// fp_mul
module fp_mul(clk, op1, op2, result, under, over);
input wire clk;
input wire [15:0] op1, op2;
output reg [15:0] result;
output reg under, over;
reg [15:0] op1reg, op2reg;
wire [21:0] signew;
wire [4:0] expnew;
wire signnew;
wire [15:0] fp_result;
wire fp_under, fp_over;
always @(posedge clk)
begin
	op1reg <= op1;
	op2reg <= op2;
	result <= fp_result;
	under <= fp_under;
	over <= fp_over;
end
fp1 stage1(.sig1(op1reg[10:0]), .sig2(op2reg[10:0]), .exp1(op1reg[14:11]), .exp2(op2reg[14:11]),
	.sign1(op1reg[15]), .sign2(op2reg[15]), .signew(signew), .expnew(expnew), .signnew(signnew));
fp2 stage2(.sig(signew), .exp(expnew), .sign(signnew), .fp_result(fp_result), .under(fp_under), .over(fp_over));
endmodule
Size in the first run: ~750 cells after synthesis, about 50 flip-flops, roughly 51 I/O pins, ~5700 um2 of cells after synthesis.
clock: 1.59 ns
lec_check: 0
abc_area: 1
cap_margin: 20
core_margin: 2
core_utilization: 72
cts_cluster_size: 10
place_density: 0.36
setup_slack_margin: 0.12
slew_margin: 20
run.sh (not shown) runs the stock make flow with config.mk's settings and CLKGATE_MAP_FILE=.
The starting point did not get past clock tree synthesis (4_1_cts) with DPL-0033.
Edit:
Settings changed: ABC_AREA 1 to default, CORE_UTILIZATION 72 to 40, CTS_CLUSTER_SIZE 10 to default, PLACE_DENSITY 0.36 to default, SETUP_SLACK_MARGIN 0.12 to default.
Clock period 1.59 ns to 5.3 ns, I/O delays scaled along.
=> Now the flow completed with no timing, DRC or antenna violations. Synthesized area went down by a few percent. Synthesized cell count went down by a quarter to a third. Die area went up by well over a third.
Edit:
Settings changed: CORE_UTILIZATION 40 to 25.
Clock period 5.3 ns to 5.15 ns, I/O delays scaled along.
The changed run passed the timing, design-rule and antenna checks.
Routed wire length rose by 5.8%.
Clock power rose by 22%.
Via count is about the same.
First-iteration DRC count rose by about 5%.
Flip-flop count stays the same.
Power rose by about 16%.
Setup slack degrades by 0.012 ns.

---

Starting RTL as in the previous note.
clock: 5.3 ns
lec_check: 0
cap_margin: 5
cell_pad_in_sites_detail_placement: 1
core_aspect_ratio: 1.12
core_margin: 3
core_utilization: 69
cts_cluster_diameter: 136
min_routing_layer: met2
place_density_lb_addon: 0.21
slew_margin: 0
tns_end_percent: 75
The starting point aborted during detailed placement, error DPL-0033.
==> next run, changes <==
- ABC_AREA: unset -> 1
- CAP_MARGIN: 5 -> 20
- CELL_PAD_IN_SITES_DETAIL_PLACEMENT: 1 -> unset
- CORE_ASPECT_RATIO: 1.12 -> 0.5
- CORE_MARGIN: 3 -> 10
- CORE_UTILIZATION: 69 -> 53
- CTS_CLUSTER_DIAMETER: 136 -> 347
- CTS_CLUSTER_SIZE: unset -> 98
- HOLD_SLACK_MARGIN: unset -> -0.07
- MIN_ROUTING_LAYER: met2 -> unset
- PLACE_DENSITY_LB_ADDON: 0.21 -> unset
- SETUP_SLACK_MARGIN: unset -> -0.21
- SLEW_MARGIN: 0 -> 20
- TNS_END_PERCENT: 75 -> unset
What happened: This time the run completed without violations; die size went up by 76%; area after synthesis came out higher by 6.8%; synthesized cell count rises by 32%.
==> next run, changes <==
- CORE_ASPECT_RATIO: 0.5 -> unset
- CORE_MARGIN: 10 -> 2
- CORE_UTILIZATION: 53 -> 65
- CTS_CLUSTER_DIAMETER: 347 -> unset
- CTS_CLUSTER_SIZE: 98 -> unset
- HOLD_SLACK_MARGIN: -0.07 -> unset
- SETUP_SLACK_MARGIN: -0.21 -> unset
- clock period: 5.3 -> 5.83 ns (I/O delays scaled with it)
Total power went down by roughly a tenth; setup slack improves by 520 ps; non-clock buffer count went down by 20; fmax hardly moves; core utilization went up by 9.9 points; sequential power went down by a little under a tenth; count of clock-buffer cells in the layout went up by 1; via count went up slightly; final cell count went down by a few percent.
==> next run, changes <==
- CORE_UTILIZATION: 65 -> 71
- CTS_CLUSTER_DIAMETER: unset -> 199
- CTS_CLUSTER_SIZE: unset -> 35
- clock period: 5.83 -> 4.96 ns (I/O delays scaled with it)
Result:
- sequential power is higher by 16%
- design area is higher by about 10%
- non-clock buffer count is higher by 47
- clock power is higher by 7.8%
- final cell count is higher by about 4.6%
- die size is lower by 8.1%
- total power is higher by about 40%
- global-route usage is higher by 7.0 points
- fmax is higher by 6.9%
- routed wire length is higher by about 40%
- clock skew barely changes
==> next run, changes <==
- CORE_UTILIZATION: 71 -> 72
- CTS_CLUSTER_DIAMETER: 199 -> unset
- CTS_CLUSTER_SIZE: 35 -> 100
- clock period: 4.96 -> 4.82 ns (I/O delays scaled with it)
With this change the flow reached the layout checks and failed them: negative setup slack.
Worst setup slack gets worse by 170 ps.
Final area climbs by 3.1%.
Die size shrinks by 1.3%.
Total power grows by 20%.
Wire length grows by 14%.
Sequential share of layout area goes down by 0.72 points.
Final cell count is higher by 1.2%.
Clock power fell by about 3%.
Utilization rose by 3.3 points.
Clock skew hardly moves.
Via count is higher by 6.3%.
==> next run, changes <==
- CTS_CLUSTER_SIZE: 100 -> 10
- clock period: 4.82 -> 1.59 ns (I/O delays scaled with it)
Now the flow did not get past clock tree synthesis, error DPL-0033.
Die area is unchanged.
Synthesized area stays the same.
Synthesized cell count does not change.

---

== run 1 ==
fp_mul again, from the RTL that the note above started with.
Settings: LEC_CHECK=0, ABC_AREA=1, CAP_MARGIN=20, CELL_PAD_IN_SITES_DETAIL_PLACEMENT=0, CORE_ASPECT_RATIO=0.83, CORE_MARGIN=6, CORE_UTILIZATION=60, CTS_CLUSTER_DIAMETER=226, CTS_CLUSTER_SIZE=99, GPL_TIMING_DRIVEN=1, PLACE_DENSITY_LB_ADDON=0.22, SETUP_SLACK_MARGIN=0.54, SLEW_MARGIN=35, TNS_END_PERCENT=70; clock period 5.04 ns.
> inputs changed (run 1 -> run 2)
- clearing GPL_TIMING_DRIVEN, which used to be 1
- swapping 60 for 71 in CORE_UTILIZATION
- swapping 99 for 73 in CTS_CLUSTER_SIZE
- swapping 6 for 2 in CORE_MARGIN
- swapping 0.54 for 1.22 in SETUP_SLACK_MARGIN
- clearing PLACE_DENSITY_LB_ADDON, which used to be 0.22
- swapping 20 for 5 in CAP_MARGIN
- swapping 226 for 46 in CTS_CLUSTER_DIAMETER
The log for run 2 ends in 5_1_grt with error GRT-0232, so the run never completed. Re area figure in the yosys stat output: no difference whatsoever between run 2 and run 1. Relative to run 1, placer congestion estimate increased by about 4.3% in run 2. In the metrics for run 1 and run 2, the one carrying the higher die size is run 1. Run 2 ends up with a core footprint that is 1300 sq um lower than in run 1. Total half-perimeter wirelength after legalization and detailed placement was lower in the run labelled run 2. From run 2 to run 1, deepest clock path buffer count did not move at all.
The inputs of run 3 differ from those of run 2 as listed below.
- an added GPL_TIMING_DRIVEN of 1
- a change of CORE_ASPECT_RATIO from 0.83 to 1.6
- an added GPL_ROUTABILITY_DRIVEN of 0
- an added PLACE_DENSITY of 0.74
- a change of CTS_CLUSTER_SIZE from 73 to 99
- a change of CTS_CLUSTER_DIAMETER from 46 to 28
- a change of SETUP_SLACK_MARGIN from 1.22 to 0.54
- a change of CORE_UTILIZATION from 71 to 60
- an added HOLD_SLACK_MARGIN of -0.09
- a change of CORE_MARGIN from 2 to 6
- a change of CAP_MARGIN from 5 to 30
- a change of TNS_END_PERCENT from 70 to 20
- an added CELL_PAD_IN_SITES_GLOBAL_PLACEMENT of 3
Findings:
- The runs compared here, run 2 and run 3, all ended either early or with open violations.
- Going from run 2 to run 3, share of the synthesized netlist area taken by xor and xnor gates flat, area after synthesis did not really move, area inside the core boundary picked up an extra about 20%, vertical die dimension up 58%.
- Register share after synthesis: run 2 vs run 3 identical
- Run 3 -> run 2: number of cells in Yosys stat delta 0, exact match
- Run 2 → run 3: starting density of the core dropped 12 points, die size now larger, chip area from the yosys synthesis statistics ~0 delta, die span in x now smaller, number of rows created at floorplan grew by about 50%.
The inputs of run 4 differ from those of run 3 as listed below.
- ABC_AREA removed (was 1)
- SETUP_SLACK_MARGIN removed (was 0.54)
- CORE_UTILIZATION changed from 60 to 62
- CORE_MARGIN changed from 6 to 2
- CORE_ASPECT_RATIO changed from 1.6 to 0.83
- PLACE_DENSITY removed (was 0.74)
- CAP_MARGIN changed from 30 to 20
- CELL_PAD_IN_SITES_GLOBAL_PLACEMENT removed (was 3)
- HOLD_SLACK_MARGIN removed (was -0.09)
- CTS_CLUSTER_DIAMETER changed from 28 to 46
- TNS_END_PERCENT changed from 20 to 70
- GPL_ROUTABILITY_DRIVEN removed (was 0)
- GPL_TIMING_DRIVEN removed (was 1)
[summary]
- [run 4] share of synthesized area occupied by flip-flops and latches rose 1.2 points relative to run 3
- Although it ran to completion, run 4 produced a layout that fails the final checks because of negative setup slack.
- What run 4 reported for core region area has to be multiplied by 1.11 to get the figure for run 3.
- Comparing run 4 and run 3, the lower count of distinct cell types in the synthesized netlist is on run 3.
- Diff run 3 -> run 4 | height of the die | down by more than a quarter
- Run 3 -> run 4: count of library flops with an enable pin delta 0, exact match
Setup changes, run 4 to run 5
- HOLD_SLACK_MARGIN newly set to -0.1
- CTS_CLUSTER_DIAMETER changed from 46 to 43
- ABC_AREA newly set to 1
- CTS_CLUSTER_SIZE changed from 99 to 75
- CORE_UTILIZATION changed from 62 to 68
- the clock period (ns, I/O delays scaled along) changed from 5.04 to 4.93
## What came out
Higher area fraction in and, or, nand and nor cells after synthesis was reported by run 5, not run 4. Run 5 has completed all stages; timing, DRC and antenna checks passed. On power, run 4 loses to run 5. Run 4 → run 5: hold slack ~0 delta; growth of design area from synthesis to finish -8.6 points; cell count +about 20%. Looking at relative area of clock buffers and inverters in the final design, run 5 sits 0.56 points lower than run 4 does.
Power figures rest on the tool's default switching activity, not on a simulated workload.
